## SUBWAY
module SUBWAY(
    clk,
    rst_n,
    in_valid,
    init,
    in0,
    in1,
    in2,
    in3,
    out_valid,
    out
);
Size in the first run: ~740 cells after synthesis, ~190 flip-flops, about 16 I/O pins.
make LEC_CHECK=0 ABC_AREA=1 CAP_MARGIN=20 CORE_MARGIN=7 CORE_UTILIZATION=44 CTS_CLUSTER_DIAMETER=239 CTS_CLUSTER_SIZE=98 PLACE_DENSITY_LB_ADDON=0.01 SLEW_MARGIN=20 TNS_END_PERCENT=10 finish   # period 2.5 ns
run.sh (not shown) runs the stock make flow with config.mk's settings and CLKGATE_MAP_FILE=.
Edit:
Settings changed: ABC_AREA 1 to not set, CELL_PAD_IN_SITES_DETAIL_PLACEMENT set to 1, CORE_ASPECT_RATIO set to 1.96, CORE_MARGIN 7 to 2, CORE_UTILIZATION 44 to 42, PLACE_DENSITY set to 0.64, PLACE_DENSITY_LB_ADDON 0.01 to not set, SETUP_SLACK_MARGIN set to 0.15.
This time the run completed, yet does not pass: setup timing.
Power went up by 5.4%.
Setup slack is worse by 0.23 ns.
Final area barely changes.
Routed wire length went up by 30%.
Sequential power went up by about 4%.
Via count went down by about 15%.
Combinational power went up by about 28%.
Edit:
Settings changed: CELL_PAD_IN_SITES_DETAIL_PLACEMENT 1 to not set, CORE_ASPECT_RATIO 1.96 to not set, CORE_UTILIZATION 42 to 40, CTS_CLUSTER_DIAMETER 239 to not set, CTS_CLUSTER_SIZE 98 to not set, PLACE_DENSITY 0.64 to not set, SETUP_SLACK_MARGIN 0.15 to not set, TNS_END_PERCENT 10 to not set.
Result:
- This time the run passed the timing, DRC and antenna checks
- clock skew is about the same
- setup slack gains 0.31 ns
- synthesized area is unchanged
- clock-buffer cell count fell by 1
- total power is lower by 4.6%
- cell area falls by 1.7%
- sequential power decreases by about 2%
- hold slack is better by 0.44 ns
- sequential share of layout area increases by 0.98 points
- global-route usage came out lower by 4.2 points
- die area is higher by 4.5%

SUBWAY again, from the RTL that the note above started with.
clock: 1.98 ns
lec_check: 0
cap_margin: 20
core_margin: 2
core_utilization: 72
cts_cluster_diameter: 182
cts_cluster_size: 14
place_density_lb_addon: 0.06
setup_slack_margin: 0.59
slew_margin: 20
The starting point finished but fails on negative setup slack.
Next try:
CTS_CLUSTER_DIAMETER = unset   (was 182)
CTS_CLUSTER_SIZE = 30   (was 14)
PLACE_DENSITY_LB_ADDON = unset   (was 0.06)
SETUP_SLACK_MARGIN = unset   (was 0.59)
The changed run completed and failed the layout checks on negative setup slack.
Sequential power fell by about 2%.
Global-route usage fell by 7.9 points.
Worst setup slack improved by 0.32 ns.
Clock skew stays flat.

== try-ember ==
Starting RTL as in the previous note.
Settings: LEC_CHECK=0, ABC_AREA=1, CAP_MARGIN=20, CORE_MARGIN=2, CORE_UTILIZATION=72, CTS_CLUSTER_DIAMETER=160, SLEW_MARGIN=20; clock period 1.37 ns.
Every stage of try-ember finished as expected; the final checks, on the other hand, flagged negative setup slack, which means the layout fails.
Changes in try-garnet relative to try-ember:
-- flow/config.mk --
<<< try-ember, line 10
export CORE_MARGIN = 2
export CORE_UTILIZATION = 72
export CTS_CLUSTER_DIAMETER = 160
export SLEW_MARGIN = 20
>>> try-garnet, line 10
export CORE_MARGIN = 2
export CORE_UTILIZATION = 72
export CTS_CLUSTER_DIAMETER = 218
export CTS_CLUSTER_SIZE = 98
export SLEW_MARGIN = 20
==> flow/constraint.sdc <==
create_clock -name core_clock -period 1.29 [get_ports {clk}]
set_input_delay 0.2580 -clock core_clock [delete_from_list [all_inputs] [get_ports {clk}]]
set_output_delay 0.2580 -clock core_clock [all_outputs]
set_load 0.01 [all_outputs]
[summary]
Taking try-ember as the reference, in try-garnet post-synth area from yosys stat level, yosys cell count flat, area of placed instances held, final HPWL from detailed placement went down by 490 um.
try-garnet | ERROR | 4_1_cts
In try-ember the implementation completed, yet the final layout does not meet the checks, the culprit being negative setup slack.
Comparing try-ember against try-garnet, there is no change at all in synthesized-area fraction occupied by and/or/nand/nor cells.
The following lists how try-raven was set up differently from try-garnet:
==> flow/config.mk <==
export PLATFORM = sky130hd
export DESIGN_NAME = SUBWAY
export DESIGN_NICKNAME = SUBWAY
export VERILOG_FILES = /design/flow/design.v
export SDC_FILE = /design/flow/constraint.sdc
export NUM_CORES = 4
export LEC_CHECK = 0
export CAP_MARGIN = 20
export CORE_MARGIN = 2
export CORE_UTILIZATION = 72
export CTS_CLUSTER_SIZE = 14
export SLEW_MARGIN = 20
==> flow/constraint.sdc <==
create_clock -name core_clock -period 1.98 [get_ports {clk}]
set_input_delay 0.3960 -clock core_clock [delete_from_list [all_inputs] [get_ports {clk}]]
set_output_delay 0.3960 -clock core_clock [all_outputs]
set_load 0.01 [all_outputs]
Looking at the logs for try-garnet and try-raven, the single run that did not finish was try-garnet. [try-raven] flow finished | final checks: failed | reasons: negative setup slack. Comparing try-garnet and try-raven, chip area in the Yosys report is higher on try-garnet. [try-raven] post-synthesis instance total fell 244 relative to try-garnet. From try-garnet to try-raven the numbers moved as follows: post-synthesis share of cell area spent on xor and xnor gates higher, yosys cell count lower.
Inputs modified between try-raven and try-amber:
-- flow/config.mk --
<<< try-raven, line 9
export CORE_MARGIN = 2
export CORE_UTILIZATION = 72
export CTS_CLUSTER_SIZE = 14
export SLEW_MARGIN = 20
>>> try-amber, line 9
export CORE_MARGIN = 2
export CORE_UTILIZATION = 72
export CTS_CLUSTER_DIAMETER = 201
export CTS_CLUSTER_SIZE = 14
export PLACE_DENSITY_LB_ADDON = 0.07
export SETUP_SLACK_MARGIN = 0.57
export SLEW_MARGIN = 20
[summary]
| cell count after placement | try-amber vs try-raven | ≈ equal |. From try-raven to try-amber, net count of the mapped netlist did not move at all. Diff try-raven -> try-amber | final estimated routing congestion in global placement | increase of about 10%. Compared try-raven against try-amber; synthesized cell count within noise. Status(try-amber) = ERROR, stage = 5_1_grt.

## P
SUBWAY again, from the RTL that the note above started with.
Settings: LEC_CHECK=0, ABC_AREA=1, CAP_MARGIN=20, CORE_MARGIN=2, CORE_UTILIZATION=58, CTS_CLUSTER_DIAMETER=237, PLACE_DENSITY_LB_ADDON=0.05, SETUP_SLACK_MARGIN=0.4, SLEW_MARGIN=20, TNS_END_PERCENT=5; clock period 1.34 ns.
Ran to the end and failed final checks on negative hold slack, negative setup slack: P.
The inputs of Q differ from those of P as listed below.
diff --git a/flow/config.mk b/flow/config.mk
--- a/flow/config.mk
+++ b/flow/config.mk
@@ -8 +7,0 @@
-export ABC_AREA = 1
@@ -11,4 +10 @@
-export CORE_UTILIZATION = 58
-export CTS_CLUSTER_DIAMETER = 237
-export PLACE_DENSITY_LB_ADDON = 0.05
-export SETUP_SLACK_MARGIN = 0.4
+export CORE_UTILIZATION = 61
@@ -16 +11,0 @@
-export TNS_END_PERCENT = 5
==> flow/constraint.sdc <==
create_clock -name core_clock -period 2.15 [get_ports {clk}]
set_input_delay 0.4300 -clock core_clock [delete_from_list [all_inputs] [get_ports {clk}]]
set_output_delay 0.4300 -clock core_clock [all_outputs]
set_load 0.01 [all_outputs]
### Flow results
Compared with P, Q degrades headroom to the max-slew limit.
Re pin count of the biggest net entering global routing: P and Q aren't equal, and the higher value belongs to Q.
Q vs P: worst hold slack up
Fraction of area in clock buffers and inverters is higher on Q
Power of the clock network, P and Q: higher on P
STATUS run=Q STAGES=ALL_DONE FINAL_CHECKS=FAILED CAUSE=negative setup slack
The inputs of R differ from those of Q as listed below.
diff --git a/flow/config.mk b/flow/config.mk
--- a/flow/config.mk
+++ b/flow/config.mk
@@ -7,0 +8 @@
+export ABC_AREA = 1
@@ -10 +11 @@
-export CORE_UTILIZATION = 61
+export CORE_UTILIZATION = 62
==> flow/constraint.sdc <==
create_clock -name core_clock -period 1.36 [get_ports {clk}]
set_input_delay 0.2720 -clock core_clock [delete_from_list [all_inputs] [get_ports {clk}]]
set_output_delay 0.2720 -clock core_clock [all_outputs]
set_load 0.01 [all_outputs]
--- outcome ---
Every stage of R finished as expected; the final checks, on the other hand, flagged negative setup slack, which means the layout fails.
R has less setup slack than Q.
The cell area reported after detailed placement in R was higher than what Q gave.
Q vs R, slowest stage cell on the critical path: mux4_2 vs dfrtp_2
Taking Q over R, the via count ratio works out to 0.77.
Q → R: post-synth design cell area has increased; clock distribution power has increased; number of nets produced by synthesis has increased.
Relative to Q, total power consumption of the routed design has increased by about 60% in R.

SUBWAY again, from the RTL that the note above started with.
Design SUBWAY, start of the top module:
module SUBWAY(
    clk,
    rst_n,
    in_valid,
    init,
    in0,
    in1,
    in2,
    in3,
    out_valid,
    out
);
input clk, rst_n;
input in_valid;
input [1:0] init;
input [1:0] in0, in1, in2, in3; 
output reg       out_valid;
output reg [1:0] out;
parameter s_idle = 2'd0;
parameter s_input = 2'd1;
parameter s_cul = 2'd2;
parameter s_output = 2'd3;
genvar NN;
genvar MM;
integer i;
integer j;
parameter IDX = 9;
reg [1:0]current_state;
reg [1:0]next_state;
reg [1:0]init_pos;
reg [5:0]cnt;
reg [1:0]is_road;
reg [1:0] reg_dif;
reg [1:0]move;
wire UorD;
reg reg_UorD;
wire [1:0]dif1;
wire [1:0]dif2;
wire [1:0]dif;
reg [1:0] next_dif;
reg [1:0]next_pos;
reg [1:0]cur_pos;
reg [1:0] next_step[2:0];
wire [1:0]in_wire[3:0];
reg [1:0]in_a[IDX:0];
reg [1:0]in_b[IDX:0];
reg [1:0]in_c[IDX:0];
reg [1:0]in_d[IDX:0];
reg [1:0]out_pipe[54:0];
reg [1:0]road;
always@(posedge clk or negedge rst_n)begin
	if(!rst_n)
        current_state <= s_idle;
    else
        current_state <= next_state;
end
always@(*)begin
	case(current_state)
		s_idle: if(in_valid) next_state = s_input;
				else next_state = s_idle;
		s_input:if (cnt == 6'd7) next_state = s_cul;
  ...
Settings: LEC_CHECK=0, ABC_AREA=0, CAP_MARGIN=35, CORE_ASPECT_RATIO=0.91, CORE_MARGIN=2, CORE_UTILIZATION=70, CTS_CLUSTER_DIAMETER=78, CTS_CLUSTER_SIZE=32, HOLD_SLACK_MARGIN=-0.01, MAX_ROUTING_LAYER=met5, PLACE_DENSITY_LB_ADDON=0.1, SETUP_SLACK_MARGIN=-0.03, SLEW_MARGIN=20, TNS_END_PERCENT=50; clock period 1.29 ns.
The baseline completed and failed the layout checks on negative setup slack.
Edit:
--- a/flow/config.mk
+++ b/flow/config.mk
@@ -8 +8 @@
-export ABC_AREA = 0
+export ABC_AREA = 1
@@ -12,2 +12,2 @@
-export CORE_UTILIZATION = 70
-export CTS_CLUSTER_DIAMETER = 78
+export CORE_UTILIZATION = 72
+export CTS_CLUSTER_DIAMETER = 51
@@ -17 +17 @@
-export PLACE_DENSITY_LB_ADDON = 0.1
+export PLACE_DENSITY = 0.4
After rerunning:
- The new run ran to the end with violations: negative setup slack
- sequential power came out lower by 4.0%
- non-clock buffer count came out lower by 10
- routed wire length came out lower by 8.4%
- cell count came out higher by about 32%
- design area came out lower by 2.1%
Edit:
--- a/flow/config.mk
+++ b/flow/config.mk
@@ -14 +14 @@
-export CTS_CLUSTER_SIZE = 32
+export CTS_CLUSTER_SIZE = 72
@@ -17 +17 @@
-export PLACE_DENSITY = 0.4
+export PLACE_DENSITY = 0.42
==> flow/constraint.sdc (replaced) <==
create_clock -name core_clock -period 1.78 [get_ports {clk}]
set_input_delay 0.3560 -clock core_clock [delete_from_list [all_inputs] [get_ports {clk}]]
set_output_delay 0.3560 -clock core_clock [all_outputs]
set_load 0.01 [all_outputs]
Result:
- The new run completed and failed the layout checks on negative setup slack
- via count decreases by roughly a tenth
- setup slack is better by 780 ps
- non-clock buffer count decreases by 24
- global-route usage decreases by 1.4 points
- clock-buffer cell count decreases by 2
- cell count decreases by a few percent
- worst hold slack is better by 280 ps
- die area stays the same
Edit:
--- a/flow/config.mk
+++ b/flow/config.mk
@@ -12 +12 @@
-export CORE_UTILIZATION = 72
+export CORE_UTILIZATION = 21
@@ -14,2 +14 @@
-export CTS_CLUSTER_SIZE = 72
-export HOLD_SLACK_MARGIN = -0.01
+export HOLD_SLACK_MARGIN = 0.14
@@ -17 +16 @@
-export PLACE_DENSITY = 0.42
+export PLACE_DENSITY_LB_ADDON = 0.1
What happened: The new run completed, yet does not pass: negative setup slack; wire length drops by 7.6%; maximum frequency went up by about 6.6%; die area came out higher to 3.3 times its value; total power decreases by 2.0%; flip-flop count does not change; worst hold slack got worse by 48 ps; clock skew hardly moves; synthesized cell count does not change; clock-buffer cell count does not change; setup slack improves by 130 ps.

v42:
SUBWAY again, from the RTL that the note above started with.
## SUBWAY
module SUBWAY(
    clk,
    rst_n,
    in_valid,
    init,
    in0,
    in1,
    in2,
    in3,
    out_valid,
    out
);
==> flow/config.mk <==
export PLATFORM = sky130hd
export DESIGN_NAME = SUBWAY
export DESIGN_NICKNAME = SUBWAY
export VERILOG_FILES = /design/flow/design.v
export SDC_FILE = /design/flow/constraint.sdc
export NUM_CORES = 4
export LEC_CHECK = 0
export ABC_AREA = 1
export CAP_MARGIN = 20
export CORE_MARGIN = 2
export CORE_UTILIZATION = 38
export GPL_TIMING_DRIVEN = 1
export MIN_ROUTING_LAYER = met1
export PLACE_DENSITY_LB_ADDON = 0.07
export SLEW_MARGIN = 20
==> flow/constraint.sdc <==
create_clock -name core_clock -period 1.68 [get_ports {clk}]
set_input_delay 0.3360 -clock core_clock [delete_from_list [all_inputs] [get_ports {clk}]]
set_output_delay 0.3360 -clock core_clock [all_outputs]
set_load 0.01 [all_outputs]
[flow] v42 | stages: complete | final checks: fail | reason: setup timing
For v50, these inputs were changed with respect to v42:
Settings: GPL_TIMING_DRIVEN: 1 -> unset; MIN_ROUTING_LAYER: met1 -> unset; PLACE_DENSITY_LB_ADDON: 0.07 -> unset; ABC_AREA: 1 -> unset; CORE_UTILIZATION: 38 -> 68; the clock period (ns, I/O delays scaled along): 1.68 -> 2.32.
## What came out
[flow] v50 | stages: complete | final checks: fail | reason: setup timing. [v50] reported sequential group power fell about 25% relative to v42. Synthesis area per yosys sits lower in v50 than in v42. Summary — number of non-clock inverters in the layout, v50 relative to v42: lower, by 160. Compared with v42, v50 shows a final critical-path setup slack that is 0.052 ns higher. Final-layout worst hold slack in v50 is 0.073 ns higher than in v42. Final cell count without fillers delta for v50 relative to v42: 347 lower. Relative to v42, the routed length per placed instance measured on v50 has increased by more than half. v42 → v50: post-route standard cell area excluding fillers fell 4.7%; routed metal-1 wirelength moved up; first-pass GRT wire length lower.
Modified inputs, v40 compared to v50
Settings: a change of the clock period (ns, I/O delays scaled along) from 2.32 to 1.29.
==> results <==
- STATUS run=v40 STAGES=ALL_DONE FINAL_CHECKS=FAILED CAUSE=setup timing
- When v40 is set beside v50, its minimum clock period after layout turns out to be 0.17 ns smaller.
- Per the comparison of v40 with v50, length of the first detailed-routing pass in iterations moved up; final-layout worst hold slack now sits lower; routed wire length went up by about 56%; critical path depth roughly the same; total global routing track utilization shows an increase of 7.6 points.
- v40 vs v50: power up by more than half
- What v40 reported for count of vias placed by the detailed router has to be multiplied by 0.867 to get the figure for v50.
Inputs modified between v40 and v4:
Settings: HOLD_SLACK_MARGIN newly set to 0.29; SETUP_SLACK_MARGIN newly set to -0.03; CORE_ASPECT_RATIO newly set to 0.91; CTS_CLUSTER_DIAMETER newly set to 375; ABC_AREA newly set to 1; PLACE_DENSITY newly set to 0.35; CORE_UTILIZATION changed from 68 to 71; TNS_END_PERCENT newly set to 50; MAX_ROUTING_LAYER newly set to met5; CTS_CLUSTER_SIZE newly set to 40; CAP_MARGIN changed from 20 to 35.
Of the runs v40 and v4, none of them finished clean. Synthesized cell count went up by more than a quarter going from v40 to v4. | total cell area reported by yosys after synthesis | lower: v40 |. v4 reports a higher placed standard-cell area than v40 does.
Modified inputs, v20 compared to v4
Settings: putting PLACE_DENSITY_LB_ADDON at 0.1 where nothing was set; clearing PLACE_DENSITY, which used to be 0.35; swapping 375 for 51 in CTS_CLUSTER_DIAMETER.
Of v4 and v20, only v4 never reached the final stage.
v4 did not make it past global routing, where a tool error ended it.
Diff v4..v20 | synthesized cell count | unchanged
Reported for v4 and v20, die size turned out identical to the last digit.
In the reports for v4 and v20, the smaller buffer count from post-CTS setup fixing belongs to v20.
v4 -> v20: parity-gate share of the synthesized area counting xor and xnor cells delta 0, exact match
The higher final weighted congestion in routability-driven placement came out of v20.
Quantity of gates resized following cts ends up higher on v4.
Looking at v4 and v20, the number of instances in the placed design is a wash.
Power is estimated from default activity; no workload was simulated.
